==> run Y: inputs <==
Design fix_audio_ns, start of the top module:
module fix_audio_ns(
	output reg ack, 
	output reg overflow, 
	output reg [16-1:0] tx_data, 
	input [16-1:0] rx_data, 
	input [16+16+16+4-1:0] conf, 
	input req, 
	input enable, 
	input rstn, clk 
);
clock: 69.3 ns
lec_check: 0
abc_area: 1
cap_margin: 20
cell_pad_in_sites_global_placement: 1
core_margin: 8
core_utilization: 55
cts_cluster_size: 18
gpl_timing_driven: 0
max_routing_layer: met4
place_density_lb_addon: 0.07
setup_slack_margin: 5.0
slew_margin: 15
tns_end_percent: 15
run.sh (not shown) runs the stock make flow with config.mk's settings and CLKGATE_MAP_FILE=.
==> run G: changes against run Y <==
CELL_PAD_IN_SITES_DETAIL_PLACEMENT = 1   (was unset)
CORE_MARGIN = 2   (was 8)
CORE_UTILIZATION = 40   (was 55)
CTS_CLUSTER_SIZE = unset   (was 18)
GPL_ROUTABILITY_DRIVEN = 0   (was unset)
MAX_ROUTING_LAYER = unset   (was met4)
PLACE_DENSITY_LB_ADDON = unset   (was 0.07)
SETUP_SLACK_MARGIN = unset   (was 5.0)
SLEW_MARGIN = 25   (was 15)
TNS_END_PERCENT = unset   (was 15)
==> flow/constraint.sdc (replaced) <==
create_clock -name core_clock -period 90.0 [get_ports {clk}]
set_input_delay 18.0000 -clock core_clock [delete_from_list [all_inputs] [get_ports {clk}]]
set_output_delay 18.0000 -clock core_clock [all_outputs]
set_load 0.01 [all_outputs]
==> run B: changes against run Y <==
ABC_AREA = unset   (was 1)
CELL_PAD_IN_SITES_GLOBAL_PLACEMENT = unset   (was 1)
CORE_MARGIN = 2   (was 8)
CORE_UTILIZATION = 42   (was 55)
CTS_CLUSTER_SIZE = unset   (was 18)
GPL_TIMING_DRIVEN = unset   (was 0)
MAX_ROUTING_LAYER = unset   (was met4)
PLACE_DENSITY_LB_ADDON = unset   (was 0.07)
SETUP_SLACK_MARGIN = unset   (was 5.0)
SLEW_MARGIN = 20   (was 15)
TNS_END_PERCENT = unset   (was 15)
==> flow/constraint.sdc (replaced) <==
create_clock -name core_clock -period 86.2 [get_ports {clk}]
set_input_delay 17.2400 -clock core_clock [delete_from_list [all_inputs] [get_ports {clk}]]
set_output_delay 17.2400 -clock core_clock [all_outputs]
set_load 0.01 [all_outputs]
==> comparison table <==
item                                                                                  run B                     run G                     run Y
Total cell area at the placement stage                                         0.0657 sq mm              0.0660 sq mm              0.0659 sq mm
Post-synthesis mux area share                                                         7.26%                   0.0345%                   0.0345%
Data arrival time of the critical path                                             81.94 ns                  84.02 ns                  80.76 ns
Total Wirelength                                                                  220000 um                 254000 um                 270000 um
Cell repeated most along the worst path                             sky130_fd_sc_hd__a21o_1  sky130_fd_sc_hd__nand2_1  sky130_fd_sc_hd__nand2_2
YS chip area                                                                   0.0608 sq mm              0.0617 sq mm              0.0617 sq mm
Result of the run                                                            finished clean            finished clean  finished with violations
Reasons for failing layout checks                                                         -                         -      negative setup slack
Number of warnings in the stage logs                                                     40                        40                        41
Placer Congestion                                                                     0.978                         -                      1.06
Total antenna diodes in the routed design                                                 0                         1                        10
DR WL met2                                                                        103000 um                 111000 um                 117000 um
Number of optimization iterations in the first detailed-route pass                        7                         6                        14
Highest Signal Layer                                                                   met5                      met4                      met4
Global routing met1 resource utilization                                              38.7%                     45.9%                     52.0%

========
==> job 6360 <==
Starting RTL as in the previous note.
## fix_audio_ns
module fix_audio_ns(
	output reg ack, 
	output reg overflow, 
	output reg [16-1:0] tx_data, 
	input [16-1:0] rx_data, 
	input [16+16+16+4-1:0] conf, 
	input req, 
	input enable, 
	input rstn, clk 
);
reg [5:0] cst;
localparam
	st_error = (53^(53>>1)),
	st_done = (52^(52>>1)),
	st_vol = (51^(51>>1)), st_load_vol = (50^(50>>1)),
	st_vol_idle = (49^(49>>1)),
	st_kal_update_eec = (48^(48>>1)), st_kal_update_load_eec = (47^(47>>1)),
	st_kal_update_es = (46^(46>>1)), st_kal_update_load_es = (45^(45>>1)),
	st_kal_update_k = (44^(44>>1)),
	st_kal_update_k_load = (43^(43>>1)), st_kal_update_k_1 = (42^(42>>1)),
	st_kal_idle = (40^(40>>1)),
	st_lpf_y0 = (38^(38>>1)), st_lpf_a1 = (37^(37>>1)), 
	st_lpf_a6 = (36^(36>>1)), st_lpf_load_a6 = (35^(35>>1)), 
	st_lpf_a5 = (34^(34>>1)), st_lpf_load_a5 = (33^(33>>1)), 
	st_lpf_a4 = (32^(32>>1)), st_lpf_load_a4 = (31^(31>>1)), 
	st_lpf_a3 = (30^(30>>1)), st_lpf_load_a3 = (29^(29>>1)), 
	st_lpf_a2 = (28^(28>>1)), st_lpf_load_a2 = (27^(27>>1)), 
	st_lpf_b6 = (26^(26>>1)), st_lpf_load_b6 = (25^(25>>1)), 
	st_lpf_b5 = (24^(24>>1)), st_lpf_load_b5 = (23^(23>>1)), 
  ...
Settings: LEC_CHECK=0, CAP_MARGIN=20, CORE_MARGIN=2, CORE_UTILIZATION=71, CTS_CLUSTER_SIZE=35, SLEW_MARGIN=20; clock period 84.7 ns.
==> job 5507: changes against job 6360 <==
- ABC_AREA: not set -> 0
- CELL_PAD_IN_SITES_GLOBAL_PLACEMENT: not set -> 3
- CORE_MARGIN: 2 -> 8
- CORE_UTILIZATION: 71 -> 55
- CTS_CLUSTER_SIZE: 35 -> 18
- GPL_TIMING_DRIVEN: not set -> 0
- MAX_ROUTING_LAYER: not set -> met4
- PLACE_DENSITY_LB_ADDON: not set -> 0.07
- SLEW_MARGIN: 20 -> 15
- TNS_END_PERCENT: not set -> 15
==> flow/constraint.sdc (replaced) <==
create_clock -name core_clock -period 69.3 [get_ports {clk}]
set_input_delay 13.8600 -clock core_clock [delete_from_list [all_inputs] [get_ports {clk}]]
set_output_delay 13.8600 -clock core_clock [all_outputs]
set_load 0.01 [all_outputs]
==> flow_metrics.tcl <==
# yosys + openroad results
set metrics [dict create \
    initial_utilization 0.552 \
    error_line "[ERROR FLW-0024] Place density exceeds 1.0 (current PLACE_DENSITY_LB_ADDON =  0.07). Please check if the value of  PLACE_DENSITY_LB_ADDON is between 0 and 0.99." \
    die_y_um 348 \
    flop_cell "dfrtp_1" \
    fp-row-count 122 \
    die_area_sq_um 121000 \
    stop_stage "global placement without I/O (3_1_place_gp_skip_io)" \
    ys_sh_aoi 0.229 \
    status "did not finish" \
    fp.dieW_um 348 \
    coreArea_sq_um 110000 \
]
the above is filed under job 5507

==> flow_metrics.tcl <==
# metrics dict for downstream scripts
set metrics [dict create \
    ys_sh_aoi 0.229 \
    crit_top_cell "o21ai_1" \
    fp-row-count 107 \
    coreArea_sq_um 85000 \
    die_area_sq_um 88000 \
    initial_utilization 0.715 \
    die_y_um 297 \
    status "finished clean" \
    flop_cell "dfrtp_1" \
]
the above is filed under job 6360


========
==> v17 <==
Starting RTL as in the previous note.
make LEC_CHECK=0 ABC_AREA=0 CAP_MARGIN=20 CORE_ASPECT_RATIO=1.19 CORE_MARGIN=2 CORE_UTILIZATION=48 CTS_CLUSTER_SIZE=54 MAX_ROUTING_LAYER=met4 MIN_ROUTING_LAYER=met1 PLACE_DENSITY_LB_ADDON=0.23 SETUP_SLACK_MARGIN=-2.0 SLEW_MARGIN=20 TNS_END_PERCENT=65 finish   # period 57.2 ns
==> v35: changes against v17 <==
Settings changed: ABC_AREA 0 to unset, CELL_PAD_IN_SITES_DETAIL_PLACEMENT set to 1, CORE_ASPECT_RATIO 1.19 to 1.36, CORE_MARGIN 2 to 8, CORE_UTILIZATION 48 to 27, CTS_CLUSTER_SIZE 54 to unset, HOLD_SLACK_MARGIN set to 0.17, MAX_ROUTING_LAYER met4 to unset, MIN_ROUTING_LAYER met1 to unset, PLACE_DENSITY set to 0.37, PLACE_DENSITY_LB_ADDON 0.23 to unset, SLEW_MARGIN 20 to 5, TNS_END_PERCENT 65 to unset.
==> flow/constraint.sdc (replaced) <==
create_clock -name core_clock -period 92.4 [get_ports {clk}]
set_input_delay 18.4800 -clock core_clock [delete_from_list [all_inputs] [get_ports {clk}]]
set_output_delay 18.4800 -clock core_clock [all_outputs]
set_load 0.01 [all_outputs]
==> v23: changes against v17 <==
Settings changed: ABC_AREA 0 to 1, CORE_ASPECT_RATIO 1.19 to unset, CORE_UTILIZATION 48 to 17, CTS_CLUSTER_SIZE 54 to 18, GPL_TIMING_DRIVEN set to 0, MIN_ROUTING_LAYER met1 to unset, PLACE_DENSITY_LB_ADDON 0.23 to 0.07, SETUP_SLACK_MARGIN -2.0 to 5.0, SLEW_MARGIN 20 to 35, TNS_END_PERCENT 65 to 15.
==> flow/constraint.sdc (replaced) <==
create_clock -name core_clock -period 110.0 [get_ports {clk}]
set_input_delay 22.0000 -clock core_clock [delete_from_list [all_inputs] [get_ports {clk}]]
set_output_delay 22.0000 -clock core_clock [all_outputs]
set_load 0.01 [all_outputs]
==> qor summary <==
|  | v23 | v35 | v17 |
|---|---|---|---|
| Result of the run | finished clean | finished clean | complete, but fails checks |
| Violated checks | - | - | setup timing |
| End of the worst hold path | lpf_x5[9]$_DFFE_PN0P_ | u_fixu_req$_DFFE_PN0P_ | u_fixu.u_fix_sdc_c[6]$_DFFE_PP_ |
| Number of antenna violations at the first check in global routing | 16 | 11 | 3 |
| Detailed Route Iter0 Violations | 3,522 | 3,200 | 5,465 |
| GR Util met1 | 0.211 | 0.273 | 0.429 |
| Hold path startpoint | lpf_x5[9]$_DFFE_PN0P_ | u_fixu_req$_DFFE_PN0P_ | u_fixu_c[6]$_DFFE_PN0P_ |
| Num tapcells | 4,794 | 2,972 | 1,656 |
| Count of antenna diodes in the layout | 1 | 4 | 4 |
| Layout multi-input combinational cell count | 6,530 | 6,047 | 6,048 |
| Maximum number of pins on one net before global-route repair | 65 | 147 | 192 |
| Final estimated routing congestion in global placement | 0.906 | 0.909 | 0.996 |
| Summed area of non-filler cells in the final layout | 72,600 sq um | 69,400 sq um | 85,900 sq um |

========
==> inputs of 03-09 <==
Starting RTL as in the previous note.
clock: 77.0 ns
lec_check: 0
cap_margin: 20
core_margin: 2
core_utilization: 72
cts_cluster_diameter: 231
cts_cluster_size: 61
max_routing_layer: met4
setup_slack_margin: 4.2
slew_margin: 20
==> inputs of 05-02, as changes to 03-09 <==
==> flow/config.mk (replaced) <==
export PLATFORM = sky130hd
export DESIGN_NAME = fix_audio_ns
export DESIGN_NICKNAME = fix_audio_ns
export VERILOG_FILES = /design/flow/design.v
export SDC_FILE = /design/flow/constraint.sdc
export NUM_CORES = 4
export LEC_CHECK = 0
export ABC_AREA = 1
export CAP_MARGIN = 20
export CORE_MARGIN = 2
export CORE_UTILIZATION = 57
export CTS_CLUSTER_SIZE = 18
export GPL_TIMING_DRIVEN = 1
export MAX_ROUTING_LAYER = met4
export PLACE_DENSITY_LB_ADDON = 0.07
export SETUP_SLACK_MARGIN = 5.0
export SLEW_MARGIN = 35
export TNS_END_PERCENT = 15
==> flow/constraint.sdc (replaced) <==
create_clock -name core_clock -period 90.0 [get_ports {clk}]
set_input_delay 18.0000 -clock core_clock [delete_from_list [all_inputs] [get_ports {clk}]]
set_output_delay 18.0000 -clock core_clock [all_outputs]
set_load 0.01 [all_outputs]
==> inputs of 01-25, as changes to 03-09 <==
==> flow/config.mk (replaced) <==
export PLATFORM = sky130hd
export DESIGN_NAME = fix_audio_ns
export DESIGN_NICKNAME = fix_audio_ns
export VERILOG_FILES = /design/flow/design.v
export SDC_FILE = /design/flow/constraint.sdc
export NUM_CORES = 4
export LEC_CHECK = 0
export CAP_MARGIN = 20
export CORE_MARGIN = 2
export CORE_UTILIZATION = 71
export CTS_CLUSTER_SIZE = 36
export SLEW_MARGIN = 20
==> flow/constraint.sdc (replaced) <==
create_clock -name core_clock -period 84.7 [get_ports {clk}]
set_input_delay 16.9400 -clock core_clock [delete_from_list [all_inputs] [get_ports {clk}]]
set_output_delay 16.9400 -clock core_clock [all_outputs]
set_load 0.01 [all_outputs]
==> results <==
quantity                                                                                                  05-02                      03-09                   01-25
Outcome                                                                                          finished clean  aborted with a tool error          finished clean
Failing step                                                                                                  -   global routing (5_1_grt)                       -
Share of synthesized cell area in and-or and or-and compound cells                                       15.46%                     22.86%                  22.86%
Number of cells in the design after placement                                                             10072                       8565                    8541
Sort of element at the end of the critical path                                                        register                          -                register
Hold-critical path depth                                                                                      2                          -                       1
Slowest stage cell on the critical path                                                sky130_fd_sc_hd__o21ai_0                          -  sky130_fd_sc_hd__or4_4
Drt initial violations                                                                                     6403                          -                    8204
Number of buffers outside the clock class in the layout                                                     306                          -                     562
Startpoint type of the worst setup path                                                                register                          -                register
Die span in x                                                                                          333.1 µm                   294.6 µm                296.6 µm
Setup CP Type                                                                                           reg2reg                          -                 reg2reg
Average instance area after synthesis                                                                 7.085 µm²                  8.403 µm²               8.403 µm²
Clkbuf count                                                                                                 70                          -                      65
Reg-to-Reg Start                                                                          u_fixu.u_fix_sdc_b[0]                          -   u_fixu.u_fix_sdc_c[1]
Endpoint of the worst-slack reg-to-reg timing path                                                  u_fixu.z[6]                          -             u_fixu.z[8]
Count of cells along the worst register-to-register path                                                    578                          -                     427
Routed wire length on met3                                                                             21500 µm                          -                30210 µm
Instance count of the mapped netlist                                                                       8713                       7236                    7236
Floorplan-stage core utilization                                                                         57.59%                     72.65%                  71.52%
Total of endpoints with negative setup slack in the final report                                              0                          -                       0
Pre-Repair DR Iteration Count                                                                                 6                          -                      12
Warning total across the stage logs                                                                          47                          -                      43
Final cycle utilization of the critical path                                                             87.88%                          -                  96.50%
Clock-pin slew reported for the worst setup and hold paths after clock tree synthesis                   0.07 ns                          -                 0.07 ns

========
==> inputs of 12-11 <==
fix_audio_ns again, from the RTL that the note above started with.
make LEC_CHECK=0 ABC_AREA=1 CAP_MARGIN=15 CORE_ASPECT_RATIO=0.91 CORE_MARGIN=2 CORE_UTILIZATION=72 CTS_CLUSTER_SIZE=22 MAX_ROUTING_LAYER=met4 SLEW_MARGIN=20 finish   # period 63.2 ns
==> inputs of 11-03, as changes to 12-11 <==
ABC_AREA = unset   (was 1)
CAP_MARGIN = 20   (was 15)
CORE_ASPECT_RATIO = unset   (was 0.91)
CTS_CLUSTER_SIZE = unset   (was 22)
MAX_ROUTING_LAYER = unset   (was met4)
PLACE_DENSITY_LB_ADDON = 0.24   (was unset)
==> flow/constraint.sdc (replaced) <==
create_clock -name core_clock -period 90.0 [get_ports {clk}]
set_input_delay 18.0000 -clock core_clock [delete_from_list [all_inputs] [get_ports {clk}]]
set_output_delay 18.0000 -clock core_clock [all_outputs]
set_load 0.01 [all_outputs]
==> inputs of 06-16, as changes to 12-11 <==
ABC_AREA = unset   (was 1)
CAP_MARGIN = 20   (was 15)
CORE_ASPECT_RATIO = unset   (was 0.91)
CTS_CLUSTER_SIZE = unset   (was 22)
MAX_ROUTING_LAYER = unset   (was met4)
PLACE_DENSITY_LB_ADDON = 0.24   (was unset)
==> flow/constraint.sdc (replaced) <==
create_clock -name core_clock -period 86.0 [get_ports {clk}]
set_input_delay 17.2000 -clock core_clock [delete_from_list [all_inputs] [get_ports {clk}]]
set_output_delay 17.2000 -clock core_clock [all_outputs]
set_load 0.01 [all_outputs]
==> inputs of 08-15, as changes to 12-11 <==
ABC_AREA = unset   (was 1)
CAP_MARGIN = 20   (was 15)
CORE_ASPECT_RATIO = unset   (was 0.91)
CORE_UTILIZATION = 40   (was 72)
CTS_CLUSTER_SIZE = unset   (was 22)
MAX_ROUTING_LAYER = unset   (was met4)
==> flow/constraint.sdc (replaced) <==
create_clock -name core_clock -period 86.2 [get_ports {clk}]
set_input_delay 17.2400 -clock core_clock [delete_from_list [all_inputs] [get_ports {clk}]]
set_output_delay 17.2400 -clock core_clock [all_outputs]
set_load 0.01 [all_outputs]
==> comparison <==
Of 08-15 and 11-03, 11-03 has the higher via count (gap 5.6%, measured against 11-03). Utilization, highest first: 06-16, 11-03, 08-15. Hold slack, highest first: 11-03, 06-16, 08-15. 06-16 produced a clean layout. 08-15 produced a clean layout. 11-03 passed the timing, design-rule and antenna checks. 12-11 ended with an error in 5_1_grt. Flip-flop count is the same in 08-15 and 11-03. In 06-16 the synthesized cell count is smaller than in 12-11, by 17%.
